## run.sh

```bash
#!/bin/bash
# the make line also repeats each setting of config.mk as NAME=value (left out here)
make -C /OpenROAD-flow-scripts/flow DESIGN_CONFIG=/design/flow/config.mk WORK_HOME=/design/flow/orfs CLKGATE_MAP_FILE= finish
```

## config.mk

```make
export PLATFORM = sky130hd
export DESIGN_NAME = full_CAE
export DESIGN_NICKNAME = full_CAE
export VERILOG_FILES = /design/flow/design.v
export SDC_FILE = /design/flow/constraint.sdc
export NUM_CORES = 4
export LEC_CHECK = 0
export CAP_MARGIN = 20
export CORE_ASPECT_RATIO = 0.9
export CORE_MARGIN = 2
export CORE_UTILIZATION = 70
export CTS_CLUSTER_SIZE = 36
export SETUP_SLACK_MARGIN = 0.56
export SLEW_MARGIN = 20
```

## constraint.sdc

```tcl
create_clock -name core_clock -period 3.08 [get_ports {clk}]
set_input_delay 0.6160 -clock core_clock [delete_from_list [all_inputs] [get_ports {clk}]]
set_output_delay 0.6160 -clock core_clock [all_outputs]
set_load 0.01 [all_outputs]
```

## design.v

```verilog
module compare_and_exchange(
    input [31:0] i1,
    input [31:0] i2,
    input dir,
    input clk,
    input reset,
    input enable,
    output [31:0] o1,
    output  [31:0] o2
    );
    reg [31:0]r1;
    reg [31:0]r2;
   always @(posedge clk)
   begin
   if(reset==0)
   begin
           if(enable==1)
            begin
                 if(dir==1)
                     begin
                        if (i1<i2)
                            begin
                                 r1 <= i1;
                                 r2 <= i2;
                            end
                        else
                             begin
                                 r1 <= i2;
                                 r2 <= i1;
                             end
                       end
                 else if(dir==0)  
                     begin
                        if (i1>i2)
                            begin
                             r1 <= i1;
                             r2 <= i2;
                            end
                        else
                             begin
                                 r1 <= i2;
                                 r2 <= i1;
                              end
                      end
            end
    else if (reset==1)
    begin
    r1<=32'b0;
    r2<=32'b0;
    end
    end
    end
    assign o2=r2; 
  assign o1=r1;
endmodule
module BM4_CAE(
    input [31:0] i1,
    input [31:0] i2,
    input [31:0] i3,
    input [31:0] i4,
    input dir1,
    input dir2,
    input dir3,
    input clk,
    input reset,
    input enable,
    output [31:0] o1,
    output [31:0] o2,
    output [31:0] o3,
    output [31:0] o4
    );
    wire [31:0]r1,r2,r3,r4,r5,r6,r7,r8,r9,r10,r11,r12,r13,r14;
           compare_and_exchange cae1(i1[31:0],i2[31:0],dir1,clk,reset,enable,r1,r2);
           compare_and_exchange cae2(i3[31:0],i4[31:0],dir1,clk,reset,enable,r3,r4);
           compare_and_exchange cae3(r1[31:0],r4[31:0],dir2,clk,reset,enable,r5,r8);
           compare_and_exchange cae4(r2[31:0],r3[31:0],dir2,clk,reset,enable,r6,r7);
           compare_and_exchange cae5(r5[31:0],r6[31:0],dir3,clk,reset,enable,r11,r13);
           compare_and_exchange cae6(r7[31:0],r8[31:0],dir3,clk,reset,enable,r12,r14); 
           assign o1=r11;
           assign o2=r12;
           assign o3=r13;
           assign o4=r14;
    endmodule
module BM8_CAE(
        input [31:0] i1,
        input [31:0] i2,
        input [31:0] i3,
        input [31:0] i4,
        input [31:0] i5,
        input [31:0] i6,
        input [31:0] i7,
        input [31:0] i8,
        input dir1,
        input dir2,
        input dir3,
        input clk,
        input reset,
        input enable,
        output [31:0] o1,
        output [31:0] o2,
        output [31:0] o3,
        output [31:0] o4,
        output [31:0] o5,
        output [31:0] o6,
        output [31:0] o7,
        output [31:0] o8
        );
      wire [31:0] r1,r2 ,r3,r4,r5,r6,r7,r8,r9,r10,r11,r12,r13,r14,r15,r16,r17,r18,r19,r20,r21,r22,r23,r24;   
         compare_and_exchange cae1(i1[31:0],i8[31:0],dir1,clk,reset,enable,r1,r8);
         compare_and_exchange cae2(i2[31:0],i7[31:0],dir1,clk,reset,enable,r2,r7);
         compare_and_exchange cae3(i3[31:0],i6[31:0],dir1,clk,reset,enable,r3,r6);
         compare_and_exchange cae4(i4[31:0],i5[31:0],dir1,clk,reset,enable,r4,r5);
         compare_and_exchange cae6(r1[31:0],r2[31:0],dir2,clk,reset,enable,r9,r10); 
         compare_and_exchange cae7(r3[31:0],r4[31:0],dir2,clk,reset,enable,r11,r12); 
         compare_and_exchange cae8(r5[31:0],r6[31:0],dir2,clk,reset,enable,r13,r14);
         compare_and_exchange cae9(r7[31:0],r8[31:0],dir2,clk,reset,enable,r15,r16);
         compare_and_exchange cae10(r9[31:0],r11[31:0],dir3,clk,reset,enable,r17,r18); 
         compare_and_exchange cae11(r10[31:0],r12[31:0],dir3,clk,reset,enable,r19,r20);
         compare_and_exchange cae12(r13[31:0],r15[31:0],dir3,clk,reset,enable,r21,r22); 
         compare_and_exchange cae13(r14[31:0],r16[31:0],dir3,clk,reset,enable,r23,r24);  
        assign o1=r17;
        assign o2=r18;
        assign o3=r19;
        assign o4=r20;
        assign o5=r21;
        assign o6=r22;
        assign o7=r23;
        assign o8=r24;
      endmodule
module full_CAE(
input [31:0] i1,
input [31:0] i2,
input [31:0] i3,
input [31:0] i4,
input [31:0] i5,
input [31:0] i6,
input [31:0] i7,
input [31:0] i8,
input dir,
input clk,
input reset,
input enable,
output [31:0] o1,
output [31:0] o2,
output [31:0] o3,
output [31:0] o4,
output [31:0] o5,
output [31:0] o6,
output [31:0] o7,
output [31:0] o8
);
wire [31:0] r1,r2 ,r3,r4,r5,r6,r7,r8,r9,r10,r11,r12,r13,r14,r15,r16,r17,r18,r19,r20,r21,r22,r23,r24;
reg [6:1] dq;
always @(posedge clk)
begin
    if (reset==0 && enable==1)
        dq <= {dq[5:1], dir};
end
compare_and_exchange cae1(i1[31:0],i2[31:0],dir,clk,reset,enable,r1,r2);
compare_and_exchange cae2(i3[31:0],i4[31:0],dir,clk,reset,enable,r3,r4);
compare_and_exchange cae3(i5[31:0],i6[31:0],dir,clk,reset,enable,r5,r6);
compare_and_exchange cae4(i7[31:0],i8[31:0],dir,clk,reset,enable,r7,r8);
BM4_CAE a1(r1,r2,r3,r4,dq[1],dq[2],dq[3],clk,reset,enable,r9,r10,r11,r12);
BM4_CAE a2(r5,r6,r7,r8,dq[1],dq[2],dq[3],clk,reset,enable,r13,r14,r15,r16);
BM8_CAE a3(r9,r10,r11,r12,r13,r14,r15,r16,dq[4],dq[5],dq[6],clk,reset,enable,r17,r18,r19,r20,r21,r22,r23,r24);
assign o1=r17;
assign o2=r18;
assign o3=r19;
assign o4=r20;
assign o5=r21;
assign o6=r22;
assign o7=r23;
assign o8=r24;
endmodule
```

==> Slide: Implementation Results, run 1 <==
Physical Implementation Snapshot

Placement
  – GP Congestion: ~1.0
  – Post-DP HPWL: around 220000 um
  – Input/output buffers: approximately 520
  – Dpl cell area: between 100000 and 150000 um2

Floorplan
  – Chip area: between 100000 and 150000 um2
  – Die Wd: 402 um
  – Core Rows: 131
  – I/O Pins: 516
  – FP Core Util: about 70%
  – Core Region: 142000 um2
  – Die Ht: 362 um

Yosys
  – Post-synthesis mux area share: between 10% and 20%
  – Mapped Nets: approximately 8.4k
  – Post-synth seq share: a little over half
  – Largest cells by area: edfxtp_1 (54%), mux2_2 (17%), ha_1 (11%)
  – Synthesis-stage register bit count: approximately 1.8k
  – Netlist cell types: between 60 and 70
  – Asr flop ratio synth: 0%
  – And+or+nand+nor area frac: under 10%
  – Largest logic family: multiplexers
  – Chip Area, Yosys: approximately 100000 um2
  – Yosys xor share: 0.0176%
  – Adder share: about 11%
  – Post-Synth AOI/OAI Area: under 10%
  – Synth Instances: between 7k and 8k
  – Synth top cell by count: edfxtp_1
  – Syn avg cell area: ~14 um2
  – Yosys warning tally: 2
  – Dominant cell area share: 54.1%
  – Top post-synthesis cells by count: edfxtp_1 (1798), mux2_2 (1523), inv_1 (907)
  – Post-synth EDFFs: approximately 1.8k
  – Cell total in the yosys stat output: slightly above 7k
  – Post-synth top area cell: edfxtp_1
  – Synth Cell Area: between 90000 and 100000 um2
  – Commonest flop: edfxtp_1

Outcome
  – Last step reached: global routing
  – Outcome: did not finish

CTS
  – H-tree level count: 4
  – CTS Sinks: 1798
  – Total CTS buffers: between 150 and 200
  – CTS Buffer Depth: 3
  – Clk root buf: clkbuf_16
  – Hold_buf cts: 0
## through the flow
step	setup slack [ns]	hold slack [ns]	std cells
CTS	-0.267	0.325	11500
detailed placement	-1.13	0.594	10900
global placement	-1.01	0.575	10900
floorplan	-24.77	0.424	7236
## what timing repair did
action,CTS
gates resized,736
pin swaps,149
cloned,67
buffers inserted,176
endpoints found under the setup margin,1792
==> run 2: changes to the inputs <==
CAP_MARGIN = 5   (was 20)
CORE_ASPECT_RATIO = not set   (was 0.9)
CORE_UTILIZATION = 67   (was 70)
CTS_CLUSTER_DIAMETER = 93   (was not set)
CTS_CLUSTER_SIZE = 20   (was 36)
SETUP_SLACK_MARGIN = not set   (was 0.56)
clock period = 2.53 ns   (was 3.08 ns; I/O delays follow)
==> run 2 against run 1 <==
Area after synthesis did not move. The flow again stops in global routing. Die size rose by 4.4%. Synthesized cell count did not move.
==> Slide: Implementation Results, run 2 <==
Physical Implementation Snapshot

Outcome
  – Outcome: did not finish
  – Last step reached: global routing
  – Tool Error: [ERROR GRT-0232] Routing congestion too high. Check the congestion heatmap in the GUI.

Placement
  – GP Congestion: 0.987 (-5.1%)
  – Post-DP HPWL: 229000 um (+2.2%)
  – Dpl cell area: 125000 um2 (+5.3%)
  – Place WS: -1.58 ns (-0.452 ns)
  – Placed cells: 11.8k (+7.8%)
  – Input/output buffers: 515 (unchanged)

Yosys
  – Post-Synth AOI/OAI Area: 6.83% (unchanged)
  – Adder share: 11.2% (unchanged)
  – Yosys warning tally: 2 (unchanged)
  – Chip Area, Yosys: 99800 um2 (unchanged)
  – Netlist cell types: 64 (unchanged)
  – Post-synth seq share: 54.1% (unchanged)
  – Yosys xor share: 0.0176% (unchanged)
  – Post-synth EDFFs: 1798 (unchanged)
  – Synth Instances: 7236 (unchanged)
  – Synthesis-stage register bit count: 1798 (unchanged)
  – Post-synth top area cell: edfxtp_1
  – Syn avg cell area: 13.8 um2 (unchanged)
  – Largest cells by area: edfxtp_1 (54%), mux2_2 (17%), ha_1 (11%)
  – Mapped Nets: 8392 (unchanged)
  – Synth Cell Area: 99800 um2 (unchanged)
  – Synth top cell by count: edfxtp_1
  – Top post-synthesis cells by count: edfxtp_1 (1798), mux2_2 (1523), inv_1 (907)
  – Post-synthesis mux area share: 19.1% (unchanged)
  – Dominant cell area share: 54.1% (unchanged)
  – Asr flop ratio synth: 0% (unchanged)
  – Commonest flop: edfxtp_1
  – Largest logic family: multiplexers
  – Cell total in the yosys stat output: 7236 (unchanged)
  – And+or+nand+nor area frac: 3.68% (unchanged)

CTS
  – CTS Buffer Depth: 3 (unchanged)
  – Clk root buf: clkbuf_16
  – Total CTS buffers: 99 (-45%)
  – CTS Sinks: 1798 (unchanged)
  – H-tree level count: 3 (-1)

Floorplan
  – FP Core Util: 67.5% (-3.0 points)
  – I/O Pins: 516 (unchanged)
  – Chip area: 152000 um2 (+4.4%)
  – Die Ht: 390 um (+7.7%)
  – Die Wd: 390 um (-3.0%)
  – Core Region: 148000 um2 (+4.4%)
  – Core Rows: 141 (+7.6%)

Global routing
  – Total Routing Usage GR: 75.1%
  – Grt ovf: approximately 56
[run 2: routing by layer]
layer | overflow | track usage, %
met1 | 0 | 72.1
met2 | 18 | 93.1
met3 | 4 | 59.0
met4 | 34 | 77.4
met5 | 0 | 41.0
[run 2: what timing repair did]
item                        CTS
pin swaps                   121
cloned                       84
resized                     846
hold buffers                  0
setup endpoints to repair  1792
setup buffers               201
[run 2: per-stage QoR]
| step | hold slack (ns) | setup TNS (ns) | utilization, % | total power, mW |
|---|---|---|---|---|
| floorplan | 0.424 | - | - | 45.9 |
| CTS | 0.438 | -1136.89 | 91.2 | 70.6 |
| global placement | 0.599 | -1519.17 | 84.3 | 51.2 |
| detailed placement | 0.611 | -1606.70 | 84.3 | 52.1 |
==> run 3: changes to the inputs <==
CAP_MARGIN = 20   (was 5)
CORE_UTILIZATION = 23   (was 67)
CTS_CLUSTER_DIAMETER = not set   (was 93)
CTS_CLUSTER_SIZE = not set   (was 20)
clock period = 5.51 ns   (was 2.53 ns; I/O delays follow)
==> run 3 against run 2 <==
Area after synthesis unchanged. Now clean on timing, DRC and antenna. Synthesized cell count is the same. Die size rose to 2.9 times the previous value.
==> Slide: Implementation Results, run 3 <==
Synthesis and Place & Route Summary

Outcome
  – Outcome: finished clean

Yosys
  – Syn avg cell area: 13.8 um2 (unchanged)
  – Synth top cell by count: edfxtp_1
  – Largest logic family: multiplexers
  – Post-synth seq share: 54.1% (unchanged)
  – Yosys xor share: 0.0176% (unchanged)
  – Top post-synthesis cells by count: edfxtp_1 (1798), mux2_2 (1523), inv_1 (907)
  – Synth Cell Area: 99800 um2 (unchanged)
  – Mapped Nets: 8392 (unchanged)
  – Post-synthesis mux area share: 19.1% (unchanged)
  – Synth Instances: 7236 (unchanged)
  – Cell total in the yosys stat output: 7236 (unchanged)
  – Yosys warning tally: 2 (unchanged)
  – And+or+nand+nor area frac: 3.68% (unchanged)
  – Post-synth EDFFs: 1798 (unchanged)
  – Dominant cell area share: 54.1% (unchanged)
  – Largest cells by area: edfxtp_1 (54%), mux2_2 (17%), ha_1 (11%)
  – Adder share: 11.2% (unchanged)
  – Post-Synth AOI/OAI Area: 6.83% (unchanged)
  – Chip Area, Yosys: 99800 um2 (unchanged)
  – Post-synth top area cell: edfxtp_1
  – Synthesis-stage register bit count: 1798 (unchanged)
  – Netlist cell types: 64 (unchanged)
  – Commonest flop: edfxtp_1
  – Asr flop ratio synth: 0% (unchanged)

Setup path
  – Worst Path Buf+Inv: 2
  – CP max stage cell: buf_4
  – Crit-path max cell delay: 0.69 ns
  – Critical Path Stages: 10
  – R2R Path Start: a2.cae4.r2[27]
  – Max Fanout on Critical Path: 64
  – Delay-heaviest family, CP: simple AND/OR/NAND/NOR gates
  – Setup crit end kind: flip-flop
  – Worst Setup EP: a2.cae6.r2[6]
  – FF-to-FF End: a2.cae6.r2[6]
  – Critical path launch point type: flip-flop
  – Critical Setup Path Class: flip-flop to flip-flop
  – Crit-path cells: ha_1 -> nand4_1 -> nor3_1 -> inv_1 -> nor3_1 -> o31ai_1 -> nand3_1 -> mux2i_4 -> buf_4 -> mux2_2
  – Cell mode on critical path: nor3_1
  – Worst EP arrival: between 4 and 5 ns
  – Reg2reg setup slack: about 1.2 ns
  – Critical path origin: a2.cae4.r2[27]
  – Reg2reg path depth: 10
  – CP Data Required Time: between 6 and 7 ns

CTS
  – Post-CTS sizing: 0 (-100%)
  – CTS Buffer Depth: 4 (+1)
  – Clk pin slew, worst setup/hold paths: around 0.06 ns
  – H-tree level count: 4 (+1)
  – Total CTS buffers: 212 (+110%)
  – CTS tree: built
  – Hold_buf cts: 0 (unchanged)
  – CTS Sinks: 1798 (unchanged)
  – Clk root buf: clkbuf_16
  – Post-CTS setup buffers: 0 (-100%)
  – Clk ins delay skew pair: 0.96 ns

Detailed routing
  – Drt first pass iters: 8
  – Initial DRC Count: approximately 5.8k
  – Drt drc: 0
  – Post-Route WL: roughly 320000 um
  – Via density: 4.50
  – Via count: roughly 62k
  – WL per Instance: around 23 um
  – Final ANT Viol Nets: 0

Global routing
  – Largest net degree at the start of global routing: approximately 170
  – Total Routing Usage GR: 14.1%
  – First-pass GRT wire length: roughly 450000 um
  – Antenna violations before repair: roughly 74
  – Grt ovf: 0
  – Vias in the first global route: between 50k and 60k

Power and ir drop
  – Power Total: 36.7 mW
  – Peak VDD IR: approximately 0.27 mV
  – Clock-net power: about 14 mW
  – Static leakage: 45.3 nW
  – Top power group: sequential cells
  – Internal power: approximately 27 mW
  – Combinational Power Share: about 15%
  – Seq power: 17.1 mW
  – Reported combinational group power: approximately 5.4 mW
  – Clock share of power: between 30% and 40%
  – Power per cell area: 310 nW/um2
  – Switch share: 26.6%
  – Sequential fraction of design power: a little under half
  – Sw power: ~10 mW

Final timing
  – Slew @ Worst Pin: between 1 and 1.5 ns
  – Max Fclk: roughly 230 MHz
  – Clock skew: approximately 0.12 ns
  – Fin crit share: between 70 and 80%
  – Count of pins over their slew limit: 0
  – RSZ-0062 raised after global routing: false
  – Final setup fails: 0
  – Crit path time final: between 4 and 5 ns
  – Setup TNS: 0 ns
  – Relative slew slack: a little over a quarter
  – Final hold vios: 0

Min path
  – Worst Hold Path EP: a3.cae8.r2[31]
  – Min-delay src: a3.cae4.r2[31]
  – Hold Path Class: flip-flop to flip-flop
  – Worst hold path cell count: 1

Floorplan
  – Die Wd: 663 um (+70%)
  – I/O Pins: 516 (unchanged)
  – Die Ht: 663 um (+70%)
  – Chip area: 439000 um2 (+190%)
  – Core Region: 432000 um2 (+190%)
  – Core Rows: 241 (+71%)
  – FP Core Util: 23.1% (-44 points)

Cells and area
  – Area delta synth->final: 18.8%
  – Layout Nets: 8980

Placement
  – GP Congestion: 0.905 (-8.3%)
  – Post-DP HPWL: 257000 um (+12%)
  – Input/output buffers: 515 (unchanged)

Job
  – # Max-Cap Violations: 0
  – Tool Warnings: approximately 58
-- run 3: metrics by stage --
| step | setup slack (ns) | cells | util [%] | cell area [um2] | hold WS (ns) |
|---|---|---|---|---|---|
| floorplan | -22.83 | 7236 | - | 99800 | 0.424 |
| global placement | 0.409 | 13300 | 25.9 | 112000 | 0.590 |
| detailed placement | 0.401 | 13300 | 25.9 | 112000 | 0.589 |
| CTS | 1.11 | 13700 | 27.4 | 118000 | 0.538 |
| global route | 1.04 | 13700 | 27.4 | 118000 | 0.559 |
| finish | 1.16 | 13700 | 27.5 | 118000 | 0.532 |
-- run 3: area by class of cell --
| type | count | area, um2 |
|---|---|---|
| diodes | 14 | 35.0 |
| clock buffers | 255 | 5550 |
| clock inverters | 131 | 1300 |
| fillers | 44000 | 313000 |
| inverters | 908 | 3410 |
| multi-input cells | 4305 | 40900 |
| flip-flops and latches | 1798 | 54000 |
| well taps | 5710 | 7140 |
| repair buffers | 599 | 6110 |
-- run 3: metal layers --
metal,wire length [um],GRT usage (%)
met3,21700,2.66
met4,8730,3.61
met2,135000,21.0
met5,402,0
met1,153000,20.7
==> run 4: changes to the inputs <==
ABC_AREA = 1   (was not set)
CAP_MARGIN = 15   (was 20)
CELL_PAD_IN_SITES_DETAIL_PLACEMENT = 1   (was not set)
CELL_PAD_IN_SITES_GLOBAL_PLACEMENT = 0   (was not set)
CORE_ASPECT_RATIO = 0.62   (was not set)
CORE_MARGIN = 5   (was 2)
CORE_UTILIZATION = 50   (was 23)
CTS_CLUSTER_DIAMETER = 156   (was not set)
CTS_CLUSTER_SIZE = 13   (was not set)
GPL_ROUTABILITY_DRIVEN = 0   (was not set)
GPL_TIMING_DRIVEN = 0   (was not set)
MAX_ROUTING_LAYER = met4   (was not set)
MIN_ROUTING_LAYER = met2   (was not set)
PLACE_DENSITY = 0.56   (was not set)
SETUP_SLACK_MARGIN = 0.74   (was not set)
SLEW_MARGIN = 5   (was 20)
clock period = 3.74 ns   (was 5.51 ns; I/O delays follow)
==> run 4 against run 3 <==
The flow now stops in global routing. Area after synthesis increased by 45%. Die size decreased by 31%. Synthesized cell count grew to 2.9 times the previous value.
==> Slide: Implementation Results, run 4 <==
Physical Implementation Snapshot

Yosys
  – Post-synthesis mux area share: 0% (-19 points)
  – Post-Synth AOI/OAI Area: 1.88% (-5.0 points)
  – Cell total in the yosys stat output: 20.8k (+190%)
  – Asr flop ratio synth: 0% (unchanged)
  – Commonest flop: edfxtp_1
  – Post-synth seq share: 37.2% (-17 points)
  – Synthesis-stage register bit count: 1798 (unchanged)
  – Top post-synthesis cells by count: nand3_1 (7245), nand2_1 (6344), inv_1 (2013)
  – Dominant cell area share: 37.2% (-17 points)
  – Synth Instances: 20.8k (+190%)
  – Largest cells by area: edfxtp_1 (37%), nand3_1 (25%), nand2_1 (16%)
  – Chip Area, Yosys: 145000 um2 (+45%)
  – Synth top cell by count: nand3_1
  – Adder share: 7.73% (-3.5 points)
  – Yosys warning tally: 2 (unchanged)
  – Netlist cell types: 24 (-63%)
  – Post-synth top area cell: edfxtp_1
  – Yosys xor share: 0% (-0.018 points)
  – Post-synth EDFFs: 1798 (unchanged)
  – And+or+nand+nor area frac: 42.8% (+39 points)
  – Syn avg cell area: 6.98 um2 (-49%)
  – Largest logic family: simple AND/OR/NAND/NOR gates
  – Synth Cell Area: 145000 um2 (+45%)
  – Mapped Nets: 21.9k (+160%)

Placement
  – Placed cells: 25.2k (+89%)
  – Input/output buffers: 515 (unchanged)
  – Place WS: -1.04 ns (-1.44 ns)
  – Post-DP HPWL: 545000 um (+110%)

CTS
  – Total CTS buffers: 164 (-23%)
  – CTS Sinks: 1798 (unchanged)
  – Clk root buf: clkbuf_16
  – H-tree level count: 4 (unchanged)
  – CTS Buffer Depth: 4 (unchanged)

Floorplan
  – Die Ht: 434 um (-35%)
  – Core Rows: 155 (-36%)
  – FP Core Util: 50.3% (+27 points)
  – Chip area: 301000 um2 (-31%)
  – I/O Pins: 516 (unchanged)
  – Core Region: 288000 um2 (-33%)
  – Die Wd: 694 um (+4.7%)

Outcome
  – Tool Error: [ERROR GRT-0116] Global routing finished with congestion. Check the congestion regions in the DRC Viewer.
  – Outcome: did not finish
  – Last step reached: global routing

Global routing
  – Total Routing Usage GR: roughly nine tenths
  – Grt ovf: approximately 8.4k
run 4: through the flow:
step | cell area (um2) | utilization [%] | power, mW
after floorplan | 145000 | - | 39.9
after global placement | 155000 | 53.8 | 47.6
after detailed placement | 156000 | 54.2 | 47.7
after CTS | 163000 | 56.4 | 63.8
run 4: repair_timing:
action,4_1_cts
pin swaps,2
setup buffers,62
gates cloned,27
gates resized,221
hold endpoints to repair,0
setup endpoints to repair,1216
hold buffers,0
run 4: metal layers:
layer	track usage [%]	overflow
met1	-	-
met2	87.3	481
met3	108	7561
met4	62.3	319
met5	-	-
==> run 5: changes to the inputs <==
ABC_AREA = not set   (was 1)
CAP_MARGIN = 20   (was 15)
CELL_PAD_IN_SITES_DETAIL_PLACEMENT = not set   (was 1)
CELL_PAD_IN_SITES_GLOBAL_PLACEMENT = not set   (was 0)
CORE_ASPECT_RATIO = not set   (was 0.62)
CORE_MARGIN = 2   (was 5)
CORE_UTILIZATION = 68   (was 50)
CTS_CLUSTER_DIAMETER = 42   (was 156)
CTS_CLUSTER_SIZE = 21   (was 13)
GPL_ROUTABILITY_DRIVEN = not set   (was 0)
GPL_TIMING_DRIVEN = not set   (was 0)
HOLD_SLACK_MARGIN = -0.09   (was not set)
MAX_ROUTING_LAYER = not set   (was met4)
MIN_ROUTING_LAYER = not set   (was met2)
PLACE_DENSITY = not set   (was 0.56)
SETUP_SLACK_MARGIN = -0.31   (was 0.74)
SLEW_MARGIN = 20   (was 5)
clock period = 4.36 ns   (was 3.74 ns; I/O delays follow)
==> run 5 against run 4 <==
Synthesized cell count down 65%. Die size is 50% lower. Now clean on timing, DRC and antenna. Area after synthesis shrank 31%.
==> Slide: Implementation Results, run 5 <==
Synthesis and Place & Route Summary

CTS
  – Hold_buf cts: 0 (unchanged)
  – Clk ins delay skew pair: approximately 0.86 ns
  – H-tree level count: 4 (unchanged)
  – CTS Buffer Depth: 3 (-1)
  – Clk root buf: clkbuf_16
  – CTS tree: built
  – Post-CTS sizing: 0 (-100%)
  – Clk pin slew, worst setup/hold paths: 0.07 ns
  – Post-CTS setup buffers: 0 (-100%)
  – CTS Sinks: 1798 (unchanged)
  – Total CTS buffers: 207 (+26%)

Cells and area
  – Fin cells: 9998
  – Fin util: 79.0%
  – Area delta synth->final: 15.3%
  – Design area: about 120000 um2
  – Layout Nets: between 9k and 10k

Power and ir drop
  – Clock-net power: ~18 mW
  – Power per cell area: between 400 and 500 nW/um2
  – Sw power: roughly 12 mW
  – Sequential fraction of design power: 46.1%
  – Switch share: 26.2%
  – Combinational Power Share: ~15%
  – Reported combinational group power: 6.89 mW
  – Internal power: ~34 mW
  – Peak VDD IR: 0.308 mV
  – Seq power: around 22 mW
  – Clock share of power: 39.1%
  – Power Total: about 47 mW
  – Top power group: sequential cells
  – Static leakage: 45.9 nW

Placement
  – Post-DP HPWL: 202000 um (-63%)
  – Place WS: -0.0314 ns (+1.01 ns)
  – Dpl cell area: 108000 um2 (-31%)
  – GP Congestion: ~1
  – Input/output buffers: 515 (unchanged)
  – Placed cells: 9600 (-62%)

Setup path
  – Setup crit end kind: flip-flop
  – Cell mode on critical path: nor3_1
  – Worst Setup EP: a2.cae6.r1[6]
  – Reg2reg path depth: 10
  – Delay-heaviest family, CP: simple AND/OR/NAND/NOR gates
  – Critical path origin: a2.cae4.r2[29]
  – CP max stage cell: nor3_1
  – R2R Path Start: a2.cae4.r2[29]
  – FF-to-FF End: a2.cae6.r1[6]
  – Worst Path Buf+Inv: 2
  – Worst EP arrival: roughly 4.5 ns
  – Max Fanout on Critical Path: 32
  – Critical Path Stages: 10
  – Crit-path max cell delay: between 0.6 and 0.7 ns
  – CP Data Required Time: approximately 5 ns
  – Crit-path cells: ha_1 -> nand4_1 -> nor3_1 -> inv_1 -> nor3_1 -> o31ai_1 -> nand3_1 -> mux2i_4 -> buf_12 -> mux2_2
  – Critical path launch point type: flip-flop
  – Reg2reg setup slack: 0.41 ns
  – Critical Setup Path Class: flip-flop to flip-flop

Global routing
  – GR met3 Demand/Resource: 5.33%
  – Met1 usage: around half
  – Antenna violations before repair: 15
  – Largest net degree at the start of global routing: 155
  – Total Routing Usage GR: a little over a third
  – GR Layer Usage met2: between 50% and 60%
  – Grt ovf: 0
  – First-pass GRT wire length: roughly 390000 um
  – Layer with the highest usage: met2
  – Vias in the first global route: roughly 63k

Min path
  – Min-delay src: a1.cae2.r2[16]
  – Worst Hold Path EP: a1.cae3.r1[16]
  – Worst hold path cell count: 1
  – Hold Path Class: flip-flop to flip-flop

Outcome
  – Outcome: finished clean

Final timing
  – Slew @ Worst Pin: between 1 and 1.5 ns
  – Final hold vios: 0
  – Crit path time final: roughly 3.9 ns
  – Clock skew: 0.0365 ns
  – Final setup fails: 0
  – Fin crit share: roughly nine tenths
  – Final WS setup: just over 0.4 ns
  – RSZ-0062 raised after global routing: false
  – Count of pins over their slew limit: 0
  – Final Hold Slack: 0.601 ns
  – Max Fclk: about 250 MHz
  – Relative slew slack: between 20% and 30%
  – Setup TNS: 0 ns

Yosys
  – Synth top cell by count: edfxtp_1
  – Largest cells by area: edfxtp_1 (54%), mux2_2 (17%), ha_1 (11%)
  – Synth Cell Area: 99800 um2 (-31%)
  – Chip Area, Yosys: 99800 um2 (-31%)
  – Adder share: 11.2% (+3.5 points)
  – Commonest flop: edfxtp_1
  – Yosys warning tally: 2 (unchanged)
  – Asr flop ratio synth: 0% (unchanged)
  – Post-synthesis mux area share: 19.1% (+19 points)
  – Netlist cell types: 64 (+170%)
  – Synthesis-stage register bit count: 1798 (unchanged)
  – Mapped Nets: 8392 (-62%)
  – Yosys xor share: 0.0176% (+0.018 points)
  – Cell total in the yosys stat output: 7236 (-65%)
  – Synth Instances: 7236 (-65%)
  – Syn avg cell area: 13.8 um2 (+97%)
  – Post-synth seq share: 54.1% (+17 points)
  – Dominant cell area share: 54.1% (+17 points)
  – Post-synth top area cell: edfxtp_1
  – Top post-synthesis cells by count: edfxtp_1 (1798), mux2_2 (1523), inv_1 (907)
  – And+or+nand+nor area frac: 3.68% (-39 points)
  – Post-synth EDFFs: 1798 (unchanged)
  – Post-Synth AOI/OAI Area: 6.83% (+5.0 points)
  – Largest logic family: multiplexers

Job
  – Tool Warnings: 39
  – # Max-Cap Violations: 0

Floorplan
  – I/O Pins: 516 (unchanged)
  – Chip area: 150000 um2 (-50%)
  – Core Rows: 140 (-9.7%)
  – FP Core Util: 68.5% (+18 points)
  – Die Wd: 387 um (-44%)
  – Core Region: 146000 um2 (-49%)
  – Die Ht: 387 um (-11%)

Detailed routing
  – Drt first pass iters: 8
  – Via count: 63.5k
  – Via density: approximately 6.3
  – Initial DRC Count: approximately 7k
  – Drt drc: 0
  – WL per Instance: 26.1 um
  – Post-Route WL: roughly 260000 um
  – Final ANT Viol Nets: 0
==> run 5: cell type report <==
cell class                 count  area (um2)
sequential                  1798       54000
multi-input combinational   4305       40900
fill                        8299       30500
timing repair buffer         672        7050
clock buffer                 216        5240
inverter                     908        3410
tap                         1917        2400
clock inverter               174        2040
antenna                        8        20.0
==> run 5: layer usage <==
layer  up-vias  part of all wire [%]
met5         -                 0.022
met4         8                   4.4
met3       563                   7.3
met2      2791                    47
met1     31200                    42
li1      28900                     -
==> run 6: changes to the inputs <==
ABC_AREA = 1   (was not set)
CORE_UTILIZATION = 44   (was 68)
CTS_CLUSTER_DIAMETER = not set   (was 42)
CTS_CLUSTER_SIZE = not set   (was 21)
HOLD_SLACK_MARGIN = not set   (was -0.09)
SETUP_SLACK_MARGIN = not set   (was -0.31)
clock period = 2.27 ns   (was 4.36 ns; I/O delays follow)
==> run 6 against run 5 <==
Fmax is 49% higher. Final cell count went up to 2.8 times the previous value. Worst setup slack worse by 0.80 ns. Largest power group is now combinational logic. The layout now fails its checks (setup timing). Area after synthesis is 45% higher. Critical path depth is 4 higher. Register-to-register slack worse by 0.80 ns. First-iteration DRC count went up to 2.9 times the previous value.
==> Slide: Implementation Results, run 6 <==
Synthesis and Place & Route Summary

Power and ir drop
  – Sequential fraction of design power: 34.7% (-11 points)
  – Internal power: 78.4 mW (+130%)
  – Sw power: 41.5 mW (+240%)
  – Static leakage: 93.6 nW (+100%)
  – Power per cell area: 622 nW/um2 (+54%)
  – Clock-net power: 33.7 mW (+85%)
  – Peak VDD IR: 0.549 mV (+78%)
  – Top power group: combinational logic
  – Power Total: 120 mW (+160%)
  – Seq power: 41.6 mW (+93%)
  – Clock share of power: 28.1% (-11 points)
  – Switch share: 34.6% (+8.4 points)
  – Reported combinational group power: 44.5 mW (+550%)
  – Combinational Power Share: 37.1% (+22 points)

Detailed routing
  – Metal3 WL: 40000 um (+110%)
  – DRT met1 WL: 217000 um (+100%)
  – WL per Instance: 19.3 um (-26%)
  – Max Used Layer: met5
  – Drt drc: 0 (unchanged)
  – Final ANT Viol Nets: 0 (unchanged)
  – Via density: 5.59 (-12%)
  – Post-Route WL: 533000 um (+100%)
  – Initial DRC Count: 20.3k (+190%)
  – WL met2: 237000 um (+95%)
  – Drt first pass iters: 11 (+3)
  – Via count: 154k (+140%)

Floorplan
  – Die Ht: 578 um (+49%)
  – Chip area: 334000 um2 (+120%)
  – Core Rows: 210 (+50%)
  – Die Wd: 578 um (+49%)
  – Core Region: 328000 um2 (+130%)
  – FP Core Util: 44.2% (-24 points)
  – I/O Pins: 516 (unchanged)

Placement
  – GP Congestion: 0.992 (-0.27%)
  – Dpl cell area: 174000 um2 (+62%)
  – Placed cells: 26.8k (+180%)
  – Input/output buffers: 515 (unchanged)
  – Post-DP HPWL: 385000 um (+91%)

Yosys
  – Yosys warning tally: 2 (unchanged)
  – Adder share: 7.73% (-3.5 points)
  – Post-synth top area cell: edfxtp_1
  – Largest cells by area: edfxtp_1 (37%), nand3_1 (25%), nand2_1 (16%)
  – Netlist cell types: 24 (-63%)
  – Yosys xor share: 0% (-0.018 points)
  – Chip Area, Yosys: 145000 um2 (+45%)
  – Mapped Nets: 21.9k (+160%)
  – Syn avg cell area: 6.98 um2 (-49%)
  – Cell total in the yosys stat output: 20.8k (+190%)
  – Largest logic family: simple AND/OR/NAND/NOR gates
  – Dominant cell area share: 37.2% (-17 points)
  – Synth top cell by count: nand3_1
  – Top post-synthesis cells by count: nand3_1 (7245), nand2_1 (6344), inv_1 (2013)
  – And+or+nand+nor area frac: 42.8% (+39 points)
  – Asr flop ratio synth: 0% (unchanged)
  – Post-synth seq share: 37.2% (-17 points)
  – Post-Synth AOI/OAI Area: 1.88% (-5.0 points)
  – Synthesis-stage register bit count: 1798 (unchanged)
  – Synth Cell Area: 145000 um2 (+45%)
  – Post-synthesis mux area share: 0% (-19 points)
  – Commonest flop: edfxtp_1
  – Synth Instances: 20.8k (+190%)
  – Post-synth EDFFs: 1798 (unchanged)

Outcome
  – Failing Checks: setup timing
  – Outcome: finished with violations

CTS
  – CTS tree: built
  – Total CTS buffers: 202 (-2.4%)
  – Clk ins delay skew pair: 0.96 ns (+0.10 ns)
  – Clk root buf: clkbuf_16
  – CTS Buffer Depth: 4 (+1)
  – H-tree level count: 4 (unchanged)
  – Clk pin slew, worst setup/hold paths: 0.06 ns (about the same)
  – CTS Sinks: 1798 (unchanged)

Setup path
  – Setup crit end kind: flip-flop
  – Reg2reg path depth: 14 (+4)
  – R2R Path Start: a2.cae5.r2[22]
  – Max Fanout on Critical Path: 7 (-78%)
  – Crit-path cells: clkinvlp_4 -> ha_4 -> nand2_4 -> nor2_4 -> nand2_2 -> nor3b_2 -> nand2_2 -> nand2_8 -> clkbuf_16 -> clkbuf_16 -> buf_4 -> nand2_4 -> nand3_4 -> nand2_8
  – Critical Setup Path Class: flip-flop to flip-flop
  – FF-to-FF End: a3.cae2.r1[10]
  – Critical path launch point type: flip-flop
  – Reg2reg setup slack: -0.39 ns (-0.80 ns)
  – Delay-heaviest family, CP: simple AND/OR/NAND/NOR gates
  – Worst Path Buf+Inv: 4 (+2)
  – Critical Path Stages: 14 (+4)
  – Worst EP arrival: 3.35 ns (-1.16 ns)
  – Worst Setup EP: a3.cae2.r1[10]
  – Crit-path max cell delay: 0.39 ns (-0.25 ns)
  – Critical path origin: a2.cae5.r2[22]
  – CP Data Required Time: 2.97 ns (-1.95 ns)
  – CP max stage cell: edfxtp_1

Job
  – Tool Warnings: 66 (+69%)
  – # Max-Cap Violations: 0 (unchanged)

Cells and area
  – Fin util: 58.8% (-20 points)
  – Fillers: 29.3k (+250%)
  – Area delta synth->final: 33.0%
  – Fin cells: 27.6k (+180%)
  – Design area: 193000 um2 (+68%)
  – Layout Nets: 24.2k (+170%)

Final timing
  – Final hold vios: 0 (unchanged)
  – Count of pins over their slew limit: 0 (unchanged)
  – Max Fclk: 377 MHz (+49%)
  – RSZ-0062 raised after global routing: true
  – Final Hold Slack: 0.403 ns (-0.198 ns)
  – Final WS setup: -0.386 ns (-0.797 ns)
  – Crit path time final: 2.66 ns (-1.29 ns)
  – Fin crit share: 117% (+26 points)
  – Relative slew slack: 48.2% (+22 points)
  – Clock skew: 0.0764 ns (+0.0399 ns)
  – Final setup fails: 1566 (+1566)
  – Slew @ Worst Pin: 0.777 ns (-0.331 ns)

Global routing
  – First-pass GRT wire length: 804000 um (+110%)
  – Vias in the first global route: 135k (+120%)
  – Grt ovf: 0 (unchanged)
  – Largest net degree at the start of global routing: 130 (-16%)
  – Total Routing Usage GR: 30.2% (-4.6 points)
  – Antenna violations before repair: 30 (+15)

Min path
  – Worst Hold Path EP: cae2.r2[5]
  – Hold Path Class: input port to flip-flop
  – Min-delay src: i3[5]
  – Worst hold path cell count: 5 (+4)
==> run 6: layout make-up <==
type,count,area [um2],area share (%)
Tap cell,4346,5440,2.82
Clock inverter,136,1460,0.757
Timing Repair Buffer,3645,37500,19.5
Multi-Input combinational cell,15400,81500,42.3
Antenna cell,16,40.0,0.0208
Clock buffer,232,5230,2.71
Inverter,2013,7600,3.94
Sequential cell,1798,54000,28.0
==> run 6: what timing repair did <==
action                     4_1_cts  5_1_grt
hold endpoints to repair         1        0
gates cloned                    73       99
buffers inserted               130      118
setup endpoints to repair     1767     1842
pin swaps                      151      281
hold buffers                     1        0
gates resized                  607      813
==> run 6: layer usage <==
layer	vias up	global-route usage, %
li1	74600	-
met5	-	0
met3	1157	3.47
met1	71000	41.0
met4	20	16.9
met2	7385	46.8
==> run 6: through the flow <==
| stage | TNS, ns | worst slack, ns |
|---|---|---|
| final | -323.85 | -0.386 |
| after global routing | -498.98 | -0.456 |
| after floorplan | - | -25.15 |
| after global placement | -541.41 | -0.886 |
| after CTS | -331.78 | -0.337 |
| after detailed placement | -576.94 | -0.904 |
==> run 7: changes to the inputs <==
ABC_AREA = not set   (was 1)
CORE_UTILIZATION = 69   (was 44)
CTS_CLUSTER_DIAMETER = 49   (was not set)
CTS_CLUSTER_SIZE = 21   (was not set)
HOLD_SLACK_MARGIN = -0.09   (was not set)
SETUP_SLACK_MARGIN = -0.31   (was not set)
clock period = 4.36 ns   (was 2.27 ns; I/O delays follow)
==> run 7 against run 6 <==
Now clean on timing, DRC and antenna. Fmax fell by 35%. Final cell count fell by 64%. Area after synthesis fell by 31%. Die size fell by 56%. Utilization rose by 20 points. Worst setup slack improved by 0.67 ns.
==> Slide: Implementation Results, run 7 <==
Synthesis and Place & Route Summary

Outcome
  – Outcome: finished clean

Final timing
  – Count of pins over their slew limit: 0 (unchanged)
  – Max Fclk: 245 MHz (-35%)
  – Slew @ Worst Pin: 1.14 ns (+0.364 ns)
  – Setup TNS: 0 ns (+323.85 ns)
  – Fin crit share: 93.5% (-24 points)
  – Final Hold Slack: 0.591 ns (+0.188 ns)
  – Clock skew: 0.0360 ns (-0.0404 ns)
  – Final hold vios: 0 (unchanged)
  – Final setup fails: 0 (-100%)
  – RSZ-0062 raised after global routing: false
  – Crit path time final: 4.07 ns (+1.42 ns)
  – Relative slew slack: 24.0% (-24 points)

Yosys
  – Post-synthesis mux area share: 19.1% (+19 points)
  – Post-Synth AOI/OAI Area: 6.83% (+5.0 points)
  – Mapped Nets: 8392 (-62%)
  – Synth Instances: 7236 (-65%)
  – Netlist cell types: 64 (+170%)
  – Synth Cell Area: 99800 um2 (-31%)
  – Adder share: 11.2% (+3.5 points)
  – Chip Area, Yosys: 99800 um2 (-31%)
  – Largest logic family: multiplexers
  – Largest cells by area: edfxtp_1 (54%), mux2_2 (17%), ha_1 (11%)
  – Commonest flop: edfxtp_1
  – Cell total in the yosys stat output: 7236 (-65%)
  – Post-synth top area cell: edfxtp_1
  – Top post-synthesis cells by count: edfxtp_1 (1798), mux2_2 (1523), inv_1 (907)
  – Yosys warning tally: 2 (unchanged)
  – Synth top cell by count: edfxtp_1
  – Asr flop ratio synth: 0% (unchanged)
  – Yosys xor share: 0.0176% (+0.018 points)
  – Syn avg cell area: 13.8 um2 (+97%)
  – And+or+nand+nor area frac: 3.68% (-39 points)
  – Post-synth EDFFs: 1798 (unchanged)
  – Post-synth seq share: 54.1% (+17 points)
  – Synthesis-stage register bit count: 1798 (unchanged)
  – Dominant cell area share: 54.1% (+17 points)

Detailed routing
  – Initial DRC Count: 6870 (-66%)
  – Via density: 6.38 (+14%)
  – Drt first pass iters: 6 (-5)
  – WL per Instance: 26.0 um (+35%)
  – DRT met1 WL: 107000 um (-51%)
  – Via count: 63.1k (-59%)
  – Metal3 WL: 18600 um (-54%)
  – Drt drc: 0 (unchanged)
  – Final ANT Viol Nets: 0 (unchanged)
  – Post-Route WL: 257000 um (-52%)
  – Max Used Layer: met5
  – WL met2: 120000 um (-49%)

Job
  – Tool Warnings: 58 (-12%)
  – # Max-Cap Violations: 0 (unchanged)

Setup path
  – Worst Path Buf+Inv: 2 (-2)
  – Worst EP arrival: 4.64 ns (+1.29 ns)
  – Worst Setup EP: a3.cae1.r2[7]
  – Critical Setup Path Class: flip-flop to flip-flop
  – CP Data Required Time: 4.93 ns (+1.96 ns)
  – Critical path origin: a2.cae6.r2[24]
  – Cell mode on critical path: a21oi_1
  – Critical Path Stages: 10 (-4)
  – R2R Path Start: a2.cae6.r2[24]
  – Reg2reg path depth: 10 (-4)
  – Max Fanout on Critical Path: 64 (+57)
  – Reg2reg setup slack: 0.29 ns (+0.67 ns)
  – Delay-heaviest family, CP: AND-OR/OR-AND gates
  – FF-to-FF End: a3.cae1.r2[7]
  – Crit-path max cell delay: 0.72 ns (+0.33 ns)
  – Critical path launch point type: flip-flop
  – Crit-path cells: inv_1 -> ha_1 -> nand4_1 -> a21oi_1 -> a2111oi_0 -> o211ai_1 -> a21oi_1 -> mux2i_4 -> buf_12 -> mux2_2
  – CP max stage cell: a2111oi_0
  – Setup crit end kind: flip-flop

Power and ir drop
  – Reported combinational group power: 6.83 mW (-85%)
  – Clock share of power: 35.5% (+7.4 points)
  – Power per cell area: 386 nW/um2 (-38%)
  – Top power group: sequential cells
  – Sw power: 11.7 mW (-72%)
  – Combinational Power Share: 15.6% (-22 points)
  – Static leakage: 45.2 nW (-52%)
  – Sequential fraction of design power: 48.9% (+14 points)
  – Clock-net power: 15.5 mW (-54%)
  – Switch share: 26.7% (-7.9 points)
  – Seq power: 21.4 mW (-49%)
  – Internal power: 32.1 mW (-59%)
  – Peak VDD IR: 0.376 mV (-32%)

Floorplan
  – Die Ht: 384 um (-34%)
  – FP Core Util: 69.5% (+25 points)
  – Chip area: 148000 um2 (-56%)
  – Die Wd: 384 um (-34%)
  – Core Rows: 139 (-34%)
  – Core Region: 143000 um2 (-56%)
  – I/O Pins: 516 (unchanged)

Global routing
  – Largest net degree at the start of global routing: 145 (+12%)
  – Total Routing Usage GR: 34.9% (+4.7 points)
  – Antenna violations before repair: 10 (-67%)
  – Grt ovf: 0 (unchanged)
  – Vias in the first global route: 61.6k (-54%)
  – First-pass GRT wire length: 383000 um (-52%)

Min path
  – Worst hold path cell count: 1 (-4)
  – Min-delay src: a3.cae2.r1[19]
  – Hold Path Class: flip-flop to flip-flop
  – Worst Hold Path EP: a3.cae6.r2[19]

CTS
  – Clk root buf: clkbuf_16
  – CTS Buffer Depth: 3 (-1)
  – CTS Sinks: 1798 (unchanged)
  – Clk pin slew, worst setup/hold paths: 0.08 ns (+0.02 ns)
  – Post-CTS sizing: 0 (-100%)
  – Total CTS buffers: 165 (-18%)
  – Hold_buf cts: 0 (-1)
  – Post-CTS setup buffers: 0 (-100%)
  – Clk ins delay skew pair: 0.83 ns (-0.13 ns)
  – H-tree level count: 4 (unchanged)
  – CTS tree: built

Cells and area
  – Fin util: 79.1% (+20 points)
  – Layout Nets: 8998 (-63%)
  – Area delta synth->final: 13.8%

Placement
  – Post-DP HPWL: 200000 um (-48%)
  – GP Congestion: 1.01 (+2.0%)
  – Input/output buffers: 515 (unchanged)
## run 7: through the flow
step | area [um2] | worst slack, ns | instances | power [mW]
6_report | 114000 | 0.285 | 9891 | 43.8
5_1_grt | 113000 | 0.284 | 9889 | 45.1
4_1_cts | 113000 | 0.349 | 9887 | 43.8
3_5_place_dp | 108000 | -0.00687 | 9578 | 28.5
3_3_place_gp | 108000 | 0.0165 | 9578 | 28.2
2_1_floorplan | 99800 | -23.75 | 7236 | 26.6
## run 7: final cells by class
type	count	area [um2]
antenna	4	10.0
clock buffer	174	4230
clock inverter	135	1630
fill	8289	30000
inverter	908	3410
multi-input combinational	4305	40900
sequential	1798	54000
tap	1903	2380
timing repair buffer	664	6960
## run 7: metal layers
layer	GRT usage (%)	vias to the layer above
li1	-	28700
met1	48.1	31000
met2	55.8	2767
met3	5.11	549
met4	14.5	10
met5	0	-
==> run 8: changes to the inputs <==
CORE_UTILIZATION = 40   (was 69)
CTS_CLUSTER_DIAMETER = not set   (was 49)
CTS_CLUSTER_SIZE = 77   (was 21)
GPL_ROUTABILITY_DRIVEN = 1   (was not set)
HOLD_SLACK_MARGIN = not set   (was -0.09)
MAX_ROUTING_LAYER = met4   (was not set)
MIN_ROUTING_LAYER = met2   (was not set)
PLACE_DENSITY_LB_ADDON = 0.06   (was not set)
SETUP_SLACK_MARGIN = not set   (was -0.31)
SLEW_MARGIN = 25   (was 20)
TNS_END_PERCENT = 55   (was not set)
clock period = 3.55 ns   (was 4.36 ns; I/O delays follow)
==> run 8 against run 7 <==
The layout now fails its checks (setup timing). Count of clock-buffer cells in the layout grew 61. Die size grew 72%. Clock skew grew 0.033 ns. Combinational power grew 49%. Cell area grew 9.9%. Worst hold slack lost 0.060 ns. Synthesized cell count is the same. Sequential cell count is the same. Critical endpoint is now a3.cae2.r2[6].
==> Slide: Implementation Results, run 8 <==
Synthesis and Place & Route Summary

Power and ir drop
  – Seq power: 26.4 mW (+23%)
  – Sequential fraction of design power: 44.5% (-4.4 points)
  – Sw power: 15.8 mW (+35%)
  – Top power group: sequential cells
  – Internal power: 43.5 mW (+36%)
  – Peak VDD IR: 0.498 mV (+32%)
  – Clock-net power: 22.7 mW (+46%)
  – Clock share of power: 38.3% (+2.8 points)
  – Static leakage: 50.7 nW (+12%)
  – Combinational Power Share: 17.2% (+1.6 points)
  – Power Total: 59.3 mW (+35%)
  – Reported combinational group power: 10.2 mW (+49%)
  – Power per cell area: 476 nW/um2 (+23%)
  – Switch share: 26.6% (-0.062 points)

Yosys
  – Post-synth EDFFs: 1798 (unchanged)
  – Yosys xor share: 0.0176% (unchanged)
  – Synth Cell Area: 99800 um2 (unchanged)
  – Syn avg cell area: 13.8 um2 (unchanged)
  – Post-synth seq share: 54.1% (unchanged)
  – Asr flop ratio synth: 0% (unchanged)
  – Commonest flop: edfxtp_1
  – Synthesis-stage register bit count: 1798 (unchanged)
  – And+or+nand+nor area frac: 3.68% (unchanged)
  – Post-synth top area cell: edfxtp_1
  – Yosys warning tally: 2 (unchanged)
  – Largest logic family: multiplexers
  – Chip Area, Yosys: 99800 um2 (unchanged)
  – Synth Instances: 7236 (unchanged)
  – Largest cells by area: edfxtp_1 (54%), mux2_2 (17%), ha_1 (11%)
  – Mapped Nets: 8392 (unchanged)
  – Top post-synthesis cells by count: edfxtp_1 (1798), mux2_2 (1523), inv_1 (907)
  – Post-synthesis mux area share: 19.1% (unchanged)
  – Adder share: 11.2% (unchanged)
  – Netlist cell types: 64 (unchanged)
  – Dominant cell area share: 54.1% (unchanged)
  – Cell total in the yosys stat output: 7236 (unchanged)
  – Post-Synth AOI/OAI Area: 6.83% (unchanged)
  – Synth top cell by count: edfxtp_1

Min path
  – Worst hold path cell count: 2 (+1)
  – Min-delay src: i3[0]
  – Hold Path Class: input port to flip-flop
  – Worst Hold Path EP: cae2.r2[0]

Setup path
  – Crit-path max cell delay: 0.52 ns (-0.20 ns)
  – FF-to-FF End: a3.cae2.r2[6]
  – Worst Path Buf+Inv: 5 (+3)
  – R2R Path Start: a1.cae6.r1[13]
  – CP max stage cell: edfxtp_1
  – CP Data Required Time: 4.18 ns (-0.75 ns)
  – Max Fanout on Critical Path: 8 (-88%)
  – Reg2reg path depth: 13 (+3)
  – Worst EP arrival: 4.21 ns (-0.43 ns)
  – Reg2reg setup slack: -0.03 ns (-0.31 ns)
  – Delay-heaviest family, CP: buffers and inverters
  – Critical path origin: a1.cae6.r1[13]
  – Crit-path cells: ha_4 -> nand4_1 -> nor4_4 -> buf_4 -> o21ai_2 -> buf_6 -> o211ai_1 -> buf_4 -> a31oi_4 -> mux2_4 -> buf_12 -> clkbuf_16 -> mux2_4
  – Critical path launch point type: flip-flop
  – Worst Setup EP: a3.cae2.r2[6]
  – Critical Path Stages: 13 (+3)
  – Setup crit end kind: flip-flop
  – Critical Setup Path Class: flip-flop to flip-flop

Final timing
  – Final WS setup: -0.0287 ns (-0.314 ns)
  – Fin crit share: 101% (+7.4 points)
  – Final hold vios: 0 (unchanged)
  – Final setup fails: 2 (+2)
  – Slew @ Worst Pin: 1.06 ns (-0.0847 ns)
  – Clock skew: 0.0693 ns (+0.0333 ns)
  – Final Hold Slack: 0.530 ns (-0.0604 ns)
  – Max Fclk: 279 MHz (+14%)
  – Count of pins over their slew limit: 0 (unchanged)
  – Relative slew slack: 29.6% (+5.6 points)
  – Crit path time final: 3.58 ns (-0.496 ns)
  – RSZ-0062 raised after global routing: true

CTS
  – Clk ins delay skew pair: 0.91 ns (+0.08 ns)
  – CTS tree: built
  – Total CTS buffers: 205 (+24%)
  – CTS Sinks: 1798 (unchanged)
  – Hold_buf cts: 0 (unchanged)
  – Clk pin slew, worst setup/hold paths: 0.06 ns (-0.02 ns)
  – CTS Buffer Depth: 3 (unchanged)
  – Clk root buf: clkbuf_16
  – H-tree level count: 4 (unchanged)

Global routing
  – Grt ovf: 0 (unchanged)
  – Antenna violations before repair: 0 (-10)
  – First-pass GRT wire length: 444000 um (+16%)
  – Total Routing Usage GR: 38.0% (+3.1 points)
  – Vias in the first global route: 98.2k (+59%)
  – Largest net degree at the start of global routing: 95 (-34%)

Detailed routing
  – Initial DRC Count: 12.6k (+83%)
  – Post-Route WL: 318000 um (+24%)
  – WL per Instance: 25.9 um (-0.22%)
  – Via density: 7.10 (+11%)
  – Via count: 87.1k (+38%)
  – Final ANT Viol Nets: 0 (unchanged)
  – Drt first pass iters: 9 (+3)
  – Drt drc: 0 (unchanged)

Outcome
  – Outcome: finished with violations
  – Failing Checks: setup timing

Cells and area
  – Fin util: 50.3% (-29 points)
  – Area delta synth->final: 25.1%
  – Layout Nets: 9898 (+10%)
  – Design area: 125000 um2 (+9.9%)

Floorplan
  – Core Rows: 183 (+32%)
  – I/O Pins: 516 (unchanged)
  – Die Ht: 503 um (+31%)
  – Die Wd: 503 um (+31%)
  – Core Region: 248000 um2 (+73%)
  – FP Core Util: 40.2% (-29 points)
  – Chip area: 253000 um2 (+72%)

Placement
  – GP Congestion: 1.10 (+8.6%)
  – Dpl cell area: 116000 um2 (+7.5%)
  – Post-DP HPWL: 246000 um (+23%)
  – Input/output buffers: 515 (unchanged)

Job
  – # Max-Cap Violations: 0 (unchanged)
  – Tool Warnings: 30 (-48%)
## run 8: per-layer routing
metal	routed length (um)	part of all wire, %	vias up	track usage (%)
met1	0	0	30300	-
met3	144000	45	1728	53.9
met4	19800	6.2	0	6.02
met2	155000	49	24700	40.5
li1	-	-	30300	-
met5	0	0	-	-
## run 8: layout make-up
class | instances | area [um2]
diodes | 19 | 47.5
inverters | 908 | 3410
clock inverters | 147 | 1930
repair buffers | 1524 | 14400
flip-flops and latches | 1798 | 54000
multi-input cells | 4305 | 41600
fillers | 21500 | 123000
well taps | 3330 | 4170
clock buffers | 235 | 5240
## run 8: timing repair
item / in CTS / in global routing
resized: 23 / 145
gates cloned: 2 / 22
setup endpoints to repair: 480 / 1052
pin swaps: 3 / 36
buffers inserted: 2 / 66
## run 8: through the flow
stage                     std cells  setup slack (ns)  setup TNS [ns]
after global placement        11800            -0.841         -211.62
after CTS                     12200           -0.0216          -0.166
after global routing          12200           -0.0393          -0.545
after floorplan                7236            -24.40               -
after detailed placement      11800            -0.856         -206.20
final                         12300           -0.0287         -0.0330
==> run 9: changes to the inputs <==
CORE_UTILIZATION = 72   (was 40)
CTS_CLUSTER_DIAMETER = 357   (was not set)
CTS_CLUSTER_SIZE = 21   (was 77)
GPL_ROUTABILITY_DRIVEN = not set   (was 1)
HOLD_SLACK_MARGIN = -0.09   (was not set)
MAX_ROUTING_LAYER = not set   (was met4)
MIN_ROUTING_LAYER = not set   (was met2)
PLACE_DENSITY_LB_ADDON = not set   (was 0.06)
SETUP_SLACK_MARGIN = -0.31   (was not set)
SLEW_MARGIN = 20   (was 25)
TNS_END_PERCENT = not set   (was 55)
clock period = 4.36 ns   (was 3.55 ns; I/O delays follow)
==> run 9 against run 8 <==
Now clean on timing, DRC and antenna. Via count fell by 28%. Cell area fell by 12%. Count of clock-buffer cells in the layout is 140 lower. Sequential cell count stayed put. Sequential power decreased by 19%. Wire length down 19%. Combinational power fell by 33%. Non-clock buffer count down 855. Total power down 37%. First-iteration DRC count fell by 42%. Global-route usage down 1.9 points. Critical endpoint is now a2.cae6.r2[5]. Largest cell class unchanged.
==> Slide: Implementation Results, run 9 <==
Synthesis and Place & Route Summary

Yosys
  – Top post-synthesis cells by count: edfxtp_1 (1798), mux2_2 (1523), inv_1 (907)
  – Synth top cell by count: edfxtp_1
  – Commonest flop: edfxtp_1
  – Adder share: 11.2% (unchanged)
  – Netlist cell types: 64 (unchanged)
  – Cell total in the yosys stat output: 7236 (unchanged)
  – Asr flop ratio synth: 0% (unchanged)
  – Post-synth EDFFs: 1798 (unchanged)
  – Post-synth seq share: 54.1% (unchanged)
  – Synth Instances: 7236 (unchanged)
  – Post-synth top area cell: edfxtp_1
  – And+or+nand+nor area frac: 3.68% (unchanged)
  – Post-synthesis mux area share: 19.1% (unchanged)
  – Largest cells by area: edfxtp_1 (54%), mux2_2 (17%), ha_1 (11%)
  – Yosys xor share: 0.0176% (unchanged)
  – Dominant cell area share: 54.1% (unchanged)
  – Syn avg cell area: 13.8 um2 (unchanged)
  – Post-Synth AOI/OAI Area: 6.83% (unchanged)
  – Mapped Nets: 8392 (unchanged)
  – Chip Area, Yosys: 99800 um2 (unchanged)
  – Synth Cell Area: 99800 um2 (unchanged)
  – Yosys warning tally: 2 (unchanged)
  – Synthesis-stage register bit count: 1798 (unchanged)
  – Largest logic family: multiplexers

Min path
  – Hold Path Class: flip-flop to flip-flop
  – Min-delay src: a1.cae4.r1[10]
  – Worst Hold Path EP: a1.cae5.r2[10]
  – Worst hold path cell count: 1 (-1)

Setup path
  – Critical Path Stages: 10 (-3)
  – Reg2reg path depth: 10 (-3)
  – Critical Setup Path Class: flip-flop to flip-flop
  – Delay-heaviest family, CP: simple AND/OR/NAND/NOR gates
  – Worst Setup EP: a2.cae6.r2[5]
  – Worst Path Buf+Inv: 2 (-3)
  – Critical path launch point type: flip-flop
  – Worst EP arrival: 4.49 ns (+0.28 ns)
  – Critical path origin: a2.cae4.r2[31]
  – Max Fanout on Critical Path: 40 (+32)
  – Crit-path max cell delay: 0.55 ns (+0.03 ns)
  – CP max stage cell: nor3_1
  – R2R Path Start: a2.cae4.r2[31]
  – Cell mode on critical path: nor3_1
  – FF-to-FF End: a2.cae6.r2[5]
  – Crit-path cells: ha_1 -> nand4_1 -> nor3_1 -> inv_1 -> nor3_1 -> o31ai_1 -> nand3_1 -> mux2i_4 -> buf_4 -> mux2_2
  – Reg2reg setup slack: 0.34 ns (+0.37 ns)
  – Setup crit end kind: flip-flop
  – CP Data Required Time: 4.84 ns (+0.66 ns)

Final timing
  – Final Hold Slack: 0.606 ns (+0.0755 ns)
  – Final hold vios: 0 (unchanged)
  – RSZ-0062 raised after global routing: false
  – Slew @ Worst Pin: 1.01 ns (-0.0474 ns)
  – Final WS setup: 0.344 ns (+0.373 ns)
  – Setup TNS: 0 ns (+0.0330 ns)
  – Count of pins over their slew limit: 0 (unchanged)
  – Max Fclk: 249 MHz (-11%)
  – Relative slew slack: 32.8% (+3.2 points)
  – Fin crit share: 92.1% (-8.7 points)
  – Clock skew: 0.0321 ns (-0.0373 ns)
  – Crit path time final: 4.02 ns (+0.437 ns)
  – Final setup fails: 0 (-2)

Detailed routing
  – Final ANT Viol Nets: 0 (unchanged)
  – Drt drc: 0 (unchanged)
  – Drt first pass iters: 6 (-3)
  – Via count: 62.9k (-28%)
  – WL per Instance: 26.8 um (+3.2%)
  – Post-Route WL: 257000 um (-19%)
  – Via density: 6.56 (-7.5%)
  – Initial DRC Count: 7336 (-42%)

Placement
  – GP Congestion: 1.01 (-8.4%)
  – Input/output buffers: 515 (unchanged)
  – Dpl cell area: 107000 um2 (-7.1%)
  – Placed cells: 9474 (-20%)
  – Place WS: -0.0398 ns (+0.816 ns)
  – Post-DP HPWL: 201000 um (-18%)

CTS
  – H-tree level count: 3 (-1)
  – Total CTS buffers: 95 (-54%)
  – Clk ins delay skew pair: 0.76 ns (-0.15 ns)
  – CTS tree: built
  – Post-CTS sizing: 0 (-100%)
  – CTS Sinks: 1798 (unchanged)
  – Post-CTS setup buffers: 0 (-2)
  – CTS Buffer Depth: 3 (unchanged)
  – Clk pin slew, worst setup/hold paths: 0.09 ns (+0.03 ns)
  – Clk root buf: clkbuf_16
  – Hold_buf cts: 0 (unchanged)

Power and ir drop
  – Switch share: 26.2% (-0.40 points)
  – Static leakage: 43.6 nW (-14%)
  – Power per cell area: 342 nW/um2 (-28%)
  – Clock-net power: 9.33 mW (-59%)
  – Combinational Power Share: 18.3% (+1.1 points)
  – Internal power: 27.8 mW (-36%)
  – Power Total: 37.6 mW (-37%)
  – Reported combinational group power: 6.88 mW (-33%)
  – Seq power: 21.4 mW (-19%)
  – Peak VDD IR: 0.298 mV (-40%)
  – Clock share of power: 24.8% (-13 points)
  – Top power group: sequential cells
  – Sw power: 9.87 mW (-38%)
  – Sequential fraction of design power: 56.9% (+12 points)

Cells and area
  – Area delta synth->final: 10.2%
  – Reg area: 54000 um2 (unchanged)
  – Layout Nets: 8933 (-9.7%)
  – Fillers: 7719 (-64%)
  – Fin cells: 9587 (-22%)
  – Design area: 110000 um2 (-12%)
  – Fin util: 80.0% (+30 points)
  – Area of the multi-input gates: 40900 um2 (-1.6%)

Global routing
  – Vias in the first global route: 61.1k (-38%)
  – Grt ovf: 0 (unchanged)
  – First-pass GRT wire length: 381000 um (-14%)
  – Total Routing Usage GR: 36.0% (-1.9 points)
  – Largest net degree at the start of global routing: 163 (+72%)
  – Antenna violations before repair: 15 (+15)

Floorplan
  – I/O Pins: 516 (unchanged)
  – Core Region: 137000 um2 (-45%)
  – Chip area: 142000 um2 (-44%)
  – FP Core Util: 72.6% (+32 points)
  – Core Rows: 136 (-26%)
  – Die Ht: 376 um (-25%)
  – Die Wd: 376 um (-25%)

Job
  – # Max-Cap Violations: 0 (unchanged)
  – Tool Warnings: 48 (+60%)

Outcome
  – Outcome: finished clean
## run 9: cell type report
type	count	area share [%]
well taps	1794	2.04
flip-flops and latches	1798	49.1
clock buffers	95	2.16
inverters	908	3.10
multi-input cells	4305	37.2
diodes	10	0.0228
repair buffers	669	6.30
clock inverters	8	0.0876
## run 9: routing by layer
metal | share of wire [%] | global-route usage, % | up-vias
li1 | - | - | 28400
met5 | 0.022 | 0 | -
met2 | 47 | 57.7 | 3048
met4 | 4.7 | 15.1 | 8
met3 | 8.1 | 5.46 | 553
met1 | 40 | 49.7 | 30900
==> run 10: changes to the inputs <==
CORE_ASPECT_RATIO = 1.31   (was not set)
CORE_UTILIZATION = 28   (was 72)
CTS_CLUSTER_DIAMETER = not set   (was 357)
CTS_CLUSTER_SIZE = 93   (was 21)
HOLD_SLACK_MARGIN = 0.1   (was -0.09)
MAX_ROUTING_LAYER = met4   (was not set)
SETUP_SLACK_MARGIN = not set   (was -0.31)
TNS_END_PERCENT = 25   (was not set)
clock period = 3.82 ns   (was 4.36 ns; I/O delays follow)
==> run 10 against run 9 <==
Utilization fell by 46 points. Wire length rose by 19%. Highest routed layer is now met4. Still clean on timing, DRC and antenna. Largest cell class unchanged. Fmax rose by 6.8%. Non-clock buffer count increased by 433.
==> Slide: Implementation Results, run 10 <==
Synthesis and Place & Route Summary

Outcome
  – Outcome: finished clean

Cells and area
  – Design area: 121000 um2 (+10%)
  – Area delta synth->final: 21.4%
  – Layout Nets: 9468 (+6.0%)
  – Fin cells: 13.1k (+37%)
  – Area of the multi-input gates: 40900 um2 (+0.12%)

Floorplan
  – I/O Pins: 516 (unchanged)
  – Chip area: 361000 um2 (+160%)
  – Die Ht: 687 um (+83%)
  – FP Core Util: 28.1% (-44 points)
  – Die Wd: 525 um (+40%)
  – Core Rows: 250 (+84%)

Yosys
  – Post-synth EDFFs: 1798 (unchanged)
  – Yosys xor share: 0.0176% (unchanged)
  – Synth Instances: 7236 (unchanged)
  – Synth top cell by count: edfxtp_1
  – Yosys warning tally: 2 (unchanged)
  – Syn avg cell area: 13.8 um2 (unchanged)
  – Synth Cell Area: 99800 um2 (unchanged)
  – Netlist cell types: 64 (unchanged)
  – Mapped Nets: 8392 (unchanged)
  – Post-synth seq share: 54.1% (unchanged)
  – Synthesis-stage register bit count: 1798 (unchanged)
  – Adder share: 11.2% (unchanged)

Final timing
  – Count of pins over their slew limit: 0 (unchanged)
  – Fin crit share: 98.5% (+6.4 points)
  – Final WS setup: 0.0588 ns (-0.286 ns)
  – Slew @ Worst Pin: 1.01 ns (+0.00677 ns)
  – Final setup fails: 0 (unchanged)
  – Relative slew slack: 30.4% (-2.4 points)
  – Crit path time final: 3.76 ns (-0.254 ns)

Min path
  – Worst Hold Path EP: a1.cae2.r1[12]
  – Min-delay src: cae2.r2[12]

Setup path
  – Reg2reg path depth: 12 (+2)
  – Crit-path cells: inv_1 -> ha_1 -> a21o_1 -> nand3_1 -> a21oi_1 -> a2111oi_1 -> o21ai_0 -> buf_4 -> a211oi_2 -> mux2i_4 -> buf_12 -> mux2_2
  – CP max stage cell: a2111oi_1
  – Critical path origin: a2.cae4.r1[5]
  – Delay-heaviest family, CP: AND-OR/OR-AND gates
  – CP Data Required Time: 4.43 ns (-0.41 ns)
  – Setup crit end kind: flip-flop
  – Critical Path Stages: 12 (+2)
  – Worst EP arrival: 4.37 ns (-0.12 ns)
  – Reg2reg setup slack: 0.06 ns (-0.29 ns)

CTS
  – H-tree level count: 4 (+1)
  – CTS Sinks: 1798 (unchanged)
  – Clk pin slew, worst setup/hold paths: 0.06 ns (-0.03 ns)
  – Post-CTS setup buffers: 0 (unchanged)
  – CTS tree: built
  – Hold_buf cts: 0 (unchanged)
  – Total CTS buffers: 197 (+110%)

Power and ir drop
  – Switch share: 25.5% (-0.69 points)
  – Clock-net power: 18.9 mW (+100%)
  – Sw power: 13.3 mW (+34%)
  – Top power group: sequential cells
  – Seq power: 24.5 mW (+14%)
  – Clock share of power: 36.4% (+12 points)
  – Internal power: 38.6 mW (+39%)
  – Power per cell area: 428 nW/um2 (+25%)

Detailed routing
  – Initial DRC Count: 4656 (-37%)
  – Via count: 62.8k (-0.21%)
  – Final ANT Viol Nets: 0 (unchanged)
  – Post-Route WL: 307000 um (+19%)

Global routing
  – Largest net degree at the start of global routing: 125 (-23%)
  – Vias in the first global route: 63.2k (+3.5%)
  – Antenna violations before repair: 25 (+10)
  – Grt ovf: 0 (unchanged)

Placement
  – Place WS: -1.07 ns (-1.03 ns)
  – Dpl cell area: 115000 um2 (+6.8%)
  – Post-DP HPWL: 252000 um (+26%)
  – GP Congestion: 0.941 (-6.5%)

Job
  – # Max-Cap Violations: 0 (unchanged)
-- run 10: area by class of cell --
class / count / area share [%]
Sequential cell: 1798 / 44.6
Antenna cell: 14 / 0.0289
Timing Repair Buffer: 1102 / 8.75
Inverter: 908 / 2.81
Clock buffer: 234 / 4.20
Multi-Input combinational cell: 4305 / 33.8
Tap cell: 4662 / 4.82
Clock inverter: 111 / 0.988
-- run 10: timing repair --
item	CTS	global route
gates resized	9	8
setup endpoints to repair	232	202
pin swaps	0	0
-- run 10: stage by stage --
stage | hold slack [ns] | setup TNS [ns]
3_3_place_gp | 0.588 | -195.30
3_5_place_dp | 0.593 | -200.19
5_1_grt | 0.571 | -0.00334
6_report | 0.604 | 0
2_1_floorplan | 0.424 | -
4_1_cts | 0.545 | 0
-- run 10: layer usage --
layer  vias up  share of wire (%)  global-route usage [%]
li1      29600                  -                       -
met1     31100                 44                    21.9
met2      1626                 48                    28.2
met3       425                4.2                    1.96
met4         0                3.6                    5.58
met5         -                  0                       -
Power is estimated from default activity; no workload was simulated.
